==> flow/design.v (excerpt) <==
module axi_lite_slave (
    input  logic        aclk,
    input  logic        aresetn,
    input  logic        awvalid,
    output logic        awready,
    input  logic [31:0] awaddr,
    input  logic        wvalid,
    output logic        wready,
    input  logic [31:0] wdata,
    input  logic [3:0]  wstrb,
    output logic        bvalid,
    input  logic        bready,
    output logic [1:0]  bresp,
    input  logic        arvalid,
    output logic        arready,
    input  logic [31:0] araddr,
    output logic        rvalid,
    input  logic        rready,
    output logic [31:0] rdata,
    output logic [1:0]  rresp
);
clock: 1.7 ns
lec_check: 0
cap_margin: 20
core_margin: 2
core_utilization: 72
setup_slack_margin: -0.13
slew_margin: 20
run.sh (not shown) runs the stock make flow with config.mk's settings and CLKGATE_MAP_FILE=.
The starting point ran to the end with violations: negative setup slack.
==> next run, changes <==
Settings changed: ABC_AREA set to 1, CELL_PAD_IN_SITES_DETAIL_PLACEMENT set to 2, CELL_PAD_IN_SITES_GLOBAL_PLACEMENT set to 1, CORE_UTILIZATION 72 to 50, GPL_TIMING_DRIVEN set to 0, HOLD_SLACK_MARGIN set to 0.14, PLACE_DENSITY_LB_ADDON set to 0.19, SETUP_SLACK_MARGIN -0.13 to not set, TNS_END_PERCENT set to 15.
Clock period 1.7 ns to 1.42 ns, I/O delays scaled along.
This time the run did not get past 3_5_place_dp.
Die size is higher by 41%.
Synthesized area is lower by 1.1%.
Synthesized cell count rose by 62%.
==> next run, changes <==
Settings changed: CELL_PAD_IN_SITES_DETAIL_PLACEMENT 2 to not set, CELL_PAD_IN_SITES_GLOBAL_PLACEMENT 1 to not set, CORE_UTILIZATION 50 to 70, CTS_CLUSTER_DIAMETER set to 234, GPL_TIMING_DRIVEN 0 to not set, HOLD_SLACK_MARGIN 0.14 to 0.05, PLACE_DENSITY set to 0.6, PLACE_DENSITY_LB_ADDON 0.19 to not set, SETUP_SLACK_MARGIN set to -0.09, TNS_END_PERCENT 15 to not set.
Clock period 1.42 ns to 1.37 ns, I/O delays scaled along.
After rerunning:
- Now the flow ran to the end with violations: negative setup slack
- die size shrinks by 28%
- synthesized cell count is unchanged
- area after synthesis does not change


The RTL this note starts from:
==> flow/design.v <==
module axi_lite_slave (
    input  logic        aclk,
    input  logic        aresetn,
    input  logic        awvalid,
    output logic        awready,
    input  logic [31:0] awaddr,
    input  logic        wvalid,
    output logic        wready,
    input  logic [31:0] wdata,
    input  logic [3:0]  wstrb,
    output logic        bvalid,
    input  logic        bready,
    output logic [1:0]  bresp,
    input  logic        arvalid,
    output logic        arready,
    input  logic [31:0] araddr,
    output logic        rvalid,
    input  logic        rready,
    output logic [31:0] rdata,
    output logic [1:0]  rresp
);
logic [31:0] registers [16];
wire [31:0] debug_reg0 = registers[0];
wire [31:0] debug_reg1 = registers[1];
wire [31:0] debug_reg2 = registers[2];
wire [31:0] debug_reg3 = registers[3];
wire [31:0] debug_reg4 = registers[4];
wire [31:0] debug_reg5 = registers[5];
typedef enum logic [1:0] {
    W_IDLE, W_WAIT_DATA, W_RESP
} write_state_t;
write_state_t write_state;
logic [31:0] write_addr_reg;
logic [1:0] bresp_reg;
logic [1:0] rresp_reg;
logic [31:0] rdata_reg;
always_ff @(posedge aclk or negedge aresetn) begin
    if (!aresetn) begin
        write_state <= W_IDLE;
        awready <= 1'b1;        
        wready <= 1'b0;
        bvalid <= 1'b0;
        write_addr_reg <= 32'h0;
        bresp_reg <= 2'b00;     
        for (int i = 0; i < 16; i++) registers[i] <= 32'h0;
    end else begin
        case (write_state)
            W_IDLE: begin
                awready <= 1'b1;
                if (awvalid && awready) begin
                    write_addr_reg <= awaddr;
                    write_state <= W_WAIT_DATA;
                    awready <= 1'b0;
                    wready <= 1'b1;
                    bresp_reg <= (awaddr[5:2] < 16) ? 2'b00 : 2'b10;
                end
            end
            W_WAIT_DATA: begin
                if (wvalid && wready) begin
                    if (write_addr_reg[5:2] < 16) begin
                        for (int i = 0; i < 4; i++) begin
                            if (wstrb[i])
                                registers[write_addr_reg[5:2]][i*8 +: 8] <= wdata[i*8 +: 8];
                        end
                    end
                    write_state <= W_RESP;
                    wready <= 1'b0;
                    bvalid <= 1'b1;
                end
            end 
            W_RESP: begin
                if (bvalid && bready) begin
                    bvalid <= 1'b0;
                    write_state <= W_IDLE;
                end
            end
        endcase
    end
end
always_ff @(posedge aclk or negedge aresetn) begin
    if (!aresetn) begin
        arready <= 1'b1;
        rvalid <= 1'b0;
        rresp_reg <= 2'b00;      
        rdata_reg <= 32'h0;     
    end else begin
        if (arvalid && arready) begin
            rdata_reg <= (araddr[5:2] < 16) ? registers[araddr[5:2]] : 32'hDEADBEEF;
            rresp_reg <= (araddr[5:2] < 16) ? 2'b00 : 2'b10;
            arready <= 1'b0;
            rvalid <= 1'b1;
        end else if (rvalid && rready) begin
            rvalid <= 1'b0;
            arready <= 1'b1;
        end
    end
end
assign bresp = bresp_reg;
assign rresp = rresp_reg;
assign rdata = rdata_reg;
endmodule
make LEC_CHECK=0 ABC_AREA=1 CAP_MARGIN=20 CORE_MARGIN=2 CORE_UTILIZATION=72 CTS_CLUSTER_DIAMETER=234 HOLD_SLACK_MARGIN=0.3 PLACE_DENSITY=0.64 SETUP_SLACK_MARGIN=-0.09 SLEW_MARGIN=20 finish   # period 1.37 ns
The starting point finished but fails on setup timing.
==> next run, changes <==
- CAP_MARGIN: 20 -> 15
- HOLD_SLACK_MARGIN: 0.3 -> -0.1
The changed run finished but failed the layout checks on setup timing. Wire length goes down by 1.3%. Worst setup slack is better by 0.020 ns. Final cell count hardly moves. Power went down by 0.44%. Global-route usage decreases by 0.14 points. Sequential power hardly moves. Via count is lower by 0.98%. Utilization drops by 0.41 points.
==> next run, changes <==
- CAP_MARGIN: 15 -> 20
- CELL_PAD_IN_SITES_DETAIL_PLACEMENT: unset -> 2
- CELL_PAD_IN_SITES_GLOBAL_PLACEMENT: unset -> 3
- CORE_UTILIZATION: 72 -> 50
- CTS_CLUSTER_DIAMETER: 234 -> unset
- GPL_TIMING_DRIVEN: unset -> 0
- HOLD_SLACK_MARGIN: -0.1 -> 0.14
- PLACE_DENSITY: 0.64 -> 0.6
- SETUP_SLACK_MARGIN: -0.09 -> unset
- clock period: 1.37 -> 1.42 ns (I/O delays scaled with it)
Result:
- The changed run stopped in global placement without I/O on GPL-0301
- die size is higher by 43%
- synthesized area does not change
- synthesized cell count is unchanged
==> next run, changes <==
- CELL_PAD_IN_SITES_DETAIL_PLACEMENT: 2 -> unset
- CELL_PAD_IN_SITES_GLOBAL_PLACEMENT: 3 -> unset
- CORE_UTILIZATION: 50 -> 72
- CTS_CLUSTER_DIAMETER: unset -> 399
- CTS_CLUSTER_SIZE: unset -> 10
- GPL_TIMING_DRIVEN: 0 -> unset
- HOLD_SLACK_MARGIN: 0.14 -> 0.05
- TNS_END_PERCENT: unset -> 5
- clock period: 1.42 -> 2.3 ns (I/O delays scaled with it)
What happened: The new run finished clean; area after synthesis stays the same; synthesized cell count does not change; die size went down by 30%.
==> next run, changes <==
- CTS_CLUSTER_DIAMETER: 399 -> unset
- CTS_CLUSTER_SIZE: 10 -> 41
- HOLD_SLACK_MARGIN: 0.05 -> 0.3
- PLACE_DENSITY: 0.6 -> 0.78
- SETUP_SLACK_MARGIN: unset -> -0.13
- TNS_END_PERCENT: 5 -> unset
- clock period: 2.3 -> 1.37 ns (I/O delays scaled with it)
After rerunning: The changed run finished with setup timing left; sequential share of layout area goes down by 3.8 points; total power climbs by about 80%; non-clock buffer count rises by 93; first-iteration DRC count rose by 46%; cell count went up by about 2.6%; synthesized area stays the same; global-route usage grows by 4.9 points; register-to-register slack gets worse by 0.74 ns.


Setup of P:
RTL: the design.v shown in full above, as it stands there.
Settings: LEC_CHECK=0, ABC_AREA=1, CAP_MARGIN=20, CORE_MARGIN=2, CORE_UTILIZATION=50, HOLD_SLACK_MARGIN=0.05, PLACE_DENSITY=0.6, SLEW_MARGIN=20; clock period 2.47 ns.
Setup changes, P to Q
- a change of CORE_UTILIZATION from 50 to 63
- a change of the clock period (ns, I/O delays scaled along) from 2.47 to 3.31
[summary]
Max critical path depth across P and Q: Q
Q ended up with a lower design area than P did.
Q vs P: cell area after placement down in Q
Share of the final layout cell area in sequential cells: P and Q compared, lower one is P
reg2out as the category of the most critical setup path was reported by P, and in2reg by Q.
P has a lower register-to-register slack than Q.
Area overhead of the layout relative to synthesis: P and Q compared, lower one is Q
Between P and Q, the difference in insertion delay of the later-clocked pin in the worst-skew pair is negligible.
Looking at wire length across both flows, Q is the stronger of the two, with P trailing.
Global-route usage: Q vs P up 5.7 points
### Q -> R
- changing CORE_UTILIZATION from 63 to 35
- changing the clock period (ns, I/O delays scaled along) from 3.31 to 2.47
==> comparison <==
Portion of total power attributed to sequential cells in R is 1.2 points below Q. Delta (R minus Q): placement-stage worst setup slack shows a reduction of 0.37 ns; count of filler cells inserted in the layout saw an increase; smallest setup slack after layout dropped 0.57 ns; first-pass GRT wire length about even. Going from Q to R, total number of vias shrank by a few percent. Routed wire length, R vs Q: up slightly. Between Q and R, portion of the clock cycle consumed by the worst path in the final layout is lower for Q, R comes in above that. Changes observed in R relative to Q: maximum fanout along the worst path decreased by 14 relative to the old numbers; non-clock buffer count now sits higher.


== v6 ==
// axi_lite_slave: RTL as listed in full above, without the edits since
make LEC_CHECK=0 ABC_AREA=0 CAP_MARGIN=20 CORE_MARGIN=2 CORE_UTILIZATION=58 HOLD_SLACK_MARGIN=0.05 PLACE_DENSITY=0.6 SLEW_MARGIN=20 finish   # period 2.46 ns
### v6 -> v7
Settings: a change of CORE_UTILIZATION from 58 to 50; a change of ABC_AREA from 0 to 1; a change of the clock period (ns, I/O delays scaled along) from 2.46 to 1.4.
--- outcome ---
Completing all stages was not enough for v7: its layout failed the final checks because of setup timing.
Summary of the comparison: via count is higher in v7, relative to v6.
Relative to v6, the arrival time of the worst setup path of v7 is lower by 780 ps.
v7: area of the mapped netlist 1.1% below v6
Across both runs, initial antenna violation count was lower for v7 than for v6.
No activity file was given, so power comes from the tool's default toggle rates.
